==> flow/design.v (excerpt) <==
module MACRegister(
    input clk,
    input rst,
    input [1:0] opcode,
    input [15:0] a,
    input [15:0] b,
    output [31:0] dataOut
    );
    reg [31:0] register;
    assign dataOut = register;
    wire [31:0] product;
    wire [31:0] sum;
    ArrayMultiplier multiplier(a, b, product);
    Adder32 adder(register, product, sum);
    always @ (posedge clk) begin
        if (rst)
            register <= 32'd0;
        else case (opcode)
            2'd1:  
                register <= {a, b};
            2'd2:  
                register <= sum;
        endcase
    end
endmodule
clock: 11.4 ns
lec_check: 0
abc_area: 1
cap_margin: 20
core_margin: 2
core_utilization: 72
cts_cluster_diameter: 177
cts_cluster_size: 76
place_density_lb_addon: 0.04
setup_slack_margin: -0.93
slew_margin: 20
run.sh (not shown) runs the stock make flow with config.mk's settings and CLKGATE_MAP_FILE=.
The first run reached the layout checks and failed them: negative setup slack.
Then changed:
==> flow/config.mk (replaced) <==
export PLATFORM = sky130hd
export DESIGN_NAME = MACRegister
export DESIGN_NICKNAME = MACRegister
export VERILOG_FILES = /design/flow/design.v
export SDC_FILE = /design/flow/constraint.sdc
export NUM_CORES = 4
export LEC_CHECK = 0
export CAP_MARGIN = 20
export CORE_MARGIN = 2
export CORE_UTILIZATION = 9
export SETUP_SLACK_MARGIN = 1.0
export SLEW_MARGIN = 20
==> flow/constraint.sdc (replaced) <==
create_clock -name core_clock -period 19.2 [get_ports {clk}]
set_input_delay 3.8400 -clock core_clock [delete_from_list [all_inputs] [get_ports {clk}]]
set_output_delay 3.8400 -clock core_clock [all_outputs]
set_load 0.01 [all_outputs]
Now the flow finished clean.
Clock skew is higher by 5.8 ps.
Final cell count increases by well over a third.
Wire length is higher by about a fifth.
Count of clock-buffer cells in the layout is unchanged.
Worst setup slack gains 5700 ps.
Design area rose by a little under a tenth.
Flip-flop count does not change.
Synthesized area drops by a few percent.

run 1:
MACRegister again, from the RTL that the note above started with.
Design MACRegister, start of the top module:
module MACRegister(
    input clk,
    input rst,
    input [1:0] opcode,
    input [15:0] a,
    input [15:0] b,
    output [31:0] dataOut
    );
Settings: LEC_CHECK=0, ABC_AREA=1, CAP_MARGIN=10, CELL_PAD_IN_SITES_GLOBAL_PLACEMENT=1, CORE_ASPECT_RATIO=1.38, CORE_MARGIN=2, CORE_UTILIZATION=54, CTS_CLUSTER_DIAMETER=102, CTS_CLUSTER_SIZE=88, PLACE_DENSITY=0.42, SETUP_SLACK_MARGIN=-1.61, SLEW_MARGIN=35, TNS_END_PERCENT=25; clock period 21.5 ns.
Run 1 reached the end of the flow, and the finished layout is clean on the timing, DRC and antenna checks.
The following lists how run 2 was set up differently from run 1:
-- flow/config.mk --
<<< run 1, line 7
export LEC_CHECK = 0
export ABC_AREA = 1
export CAP_MARGIN = 10
export CELL_PAD_IN_SITES_GLOBAL_PLACEMENT = 1
>>> run 2, line 7
export LEC_CHECK = 0
export CAP_MARGIN = 20
export CELL_PAD_IN_SITES_GLOBAL_PLACEMENT = 1
<<< run 1, line 13
export CORE_UTILIZATION = 54
export CTS_CLUSTER_DIAMETER = 102
export CTS_CLUSTER_SIZE = 88
>>> run 2, line 12
export CORE_UTILIZATION = 54
export CTS_CLUSTER_DIAMETER = 390
export CTS_CLUSTER_SIZE = 88
==> results <==
- The first-iteration DRC count reported for run 2 is greater than that of run 1 by about 120%.
- Area fraction in full adders, half adders and majority gates, run 2 and run 1: smaller value in run 1
- Going from run 1 to run 2, final area shrank by a few percent.
- Looking only at hold slack, and setting everything else aside, the lower value of run 2 and run 1 goes to run 2.
- Critical path depth in run 2 is about 12% below run 1.
- | final clock period utilization by the worst path | run 2 vs run 1 | 1.0 points higher |
- After synthesis and placement, the instance count of run 2 is below that of run 1.
Changes in run 3 relative to run 2:
-- flow/config.mk --
<<< run 2, line 7
export LEC_CHECK = 0
export CAP_MARGIN = 20
export CELL_PAD_IN_SITES_GLOBAL_PLACEMENT = 1
>>> run 3, line 7
export LEC_CHECK = 0
export ABC_AREA = 1
export CAP_MARGIN = 5
export CELL_PAD_IN_SITES_GLOBAL_PLACEMENT = 1
<<< run 2, line 15
export PLACE_DENSITY = 0.42
export SETUP_SLACK_MARGIN = -1.61
export SLEW_MARGIN = 35
>>> run 3, line 16
export PLACE_DENSITY = 0.42
export SETUP_SLACK_MARGIN = 0.74
export SLEW_MARGIN = 35
Results
Going from run 2 to run 3, via count grows by 545.
From run 2 to run 3 the numbers moved as follows: setup clock skew after layout now sits higher, average wire per cell in the routed design decreased by about 19% relative to the old numbers.
Compared with run 2, run 3 ends up with a larger final cell area.
As far as initial antenna violation count is concerned, run 3 and run 2 perform about the same.
Run 3: final worst-path setup slack higher than run 2
Modified inputs, run 4 compared to run 3
==> flow/config.mk <==
export PLATFORM = sky130hd
export DESIGN_NAME = MACRegister
export DESIGN_NICKNAME = MACRegister
export VERILOG_FILES = /design/flow/design.v
export SDC_FILE = /design/flow/constraint.sdc
export NUM_CORES = 4
export LEC_CHECK = 0
export ABC_AREA = 1
export CAP_MARGIN = 20
export CORE_MARGIN = 2
export CORE_UTILIZATION = 72
export SETUP_SLACK_MARGIN = 1.0
export SLEW_MARGIN = 20
==> flow/constraint.sdc <==
create_clock -name core_clock -period 11.4 [get_ports {clk}]
set_input_delay 2.2800 -clock core_clock [delete_from_list [all_inputs] [get_ports {clk}]]
set_output_delay 2.2800 -clock core_clock [all_outputs]
set_load 0.01 [all_outputs]
## What came out
The lower die width of run 4 and run 3 is in run 3. The lower met2 global-route usage came out of run 3. Run 3 → run 4: net count of the finished layout higher, final clock period utilization by the worst path now larger, total met3 wirelength after detailed routing increased 120%. Run 4 drops more vias than run 3. Run 4 -> stages 100% | layout checks FAIL | negative setup slack. Between run 3 and run 4, the flow reports global-route wire length before repair increasing slightly.
For run 5, these inputs were changed with respect to run 4:
-- flow/config.mk --
<<< run 4, line 8
export ABC_AREA = 1
export CAP_MARGIN = 20
export CORE_MARGIN = 2
export CORE_UTILIZATION = 72
export SETUP_SLACK_MARGIN = 1.0
>>> run 5, line 8
export ABC_AREA = 1
export CAP_MARGIN = 15
export CORE_MARGIN = 2
export CORE_UTILIZATION = 72
export CTS_CLUSTER_SIZE = 98
export SETUP_SLACK_MARGIN = 1.0
==> flow/constraint.sdc <==
create_clock -name core_clock -period 11.0 [get_ports {clk}]
set_input_delay 2.2000 -clock core_clock [delete_from_list [all_inputs] [get_ports {clk}]]
set_output_delay 2.2000 -clock core_clock [all_outputs]
set_load 0.01 [all_outputs]
==> comparison <==
The final-layout worst hold slack in run 5 was lower than what run 4 gave. Beginning of the critical path = a[15]: run 5; beginning of the critical path = a[13]: run 4. Re area enclosed by the die boundary: no difference whatsoever between run 4 and run 5. For the first-iteration DRC count, run 5 came in about 11% higher than run 4 did. Taking run 4 as the reference, in run 5 number of cells on the worst reg-to-reg path lost 4; number of antenna repair diodes lost 1; final wirelength lost about 0.7%; met3 track utilization from global routing neither gained nor lost much. Not one of run 5 and run 4 finished clean. Run 5 had finished all stages when the layout checks came back failing, citing negative setup slack. Changes observed in run 5 relative to run 4: largest stage delay on the critical path roughly the same; met2 wirelength from detailed routing higher.
For run 6, these inputs were changed with respect to run 5:
==> flow/config.mk <==
export PLATFORM = sky130hd
export DESIGN_NAME = MACRegister
export DESIGN_NICKNAME = MACRegister
export VERILOG_FILES = /design/flow/design.v
export SDC_FILE = /design/flow/constraint.sdc
export NUM_CORES = 4
export LEC_CHECK = 0
export CAP_MARGIN = 20
export CORE_MARGIN = 2
export CORE_UTILIZATION = 72
export PLACE_DENSITY = 0.67
export SLEW_MARGIN = 20
==> flow/constraint.sdc <==
create_clock -name core_clock -period 15.1 [get_ports {clk}]
set_input_delay 3.0200 -clock core_clock [delete_from_list [all_inputs] [get_ports {clk}]]
set_output_delay 3.0200 -clock core_clock [all_outputs]
set_load 0.01 [all_outputs]
==> comparison <==
- No crash in run 6: every stage finished, but the layout fails its final checks due to negative setup slack.
- Route | run 6 vs run 5 | wire longer in run 6
- Run 6 vs run 5: area share of and/or/nand/nor cells after synthesis up
- Total congestion overflow after global routing: run 6 vs run 5 identical
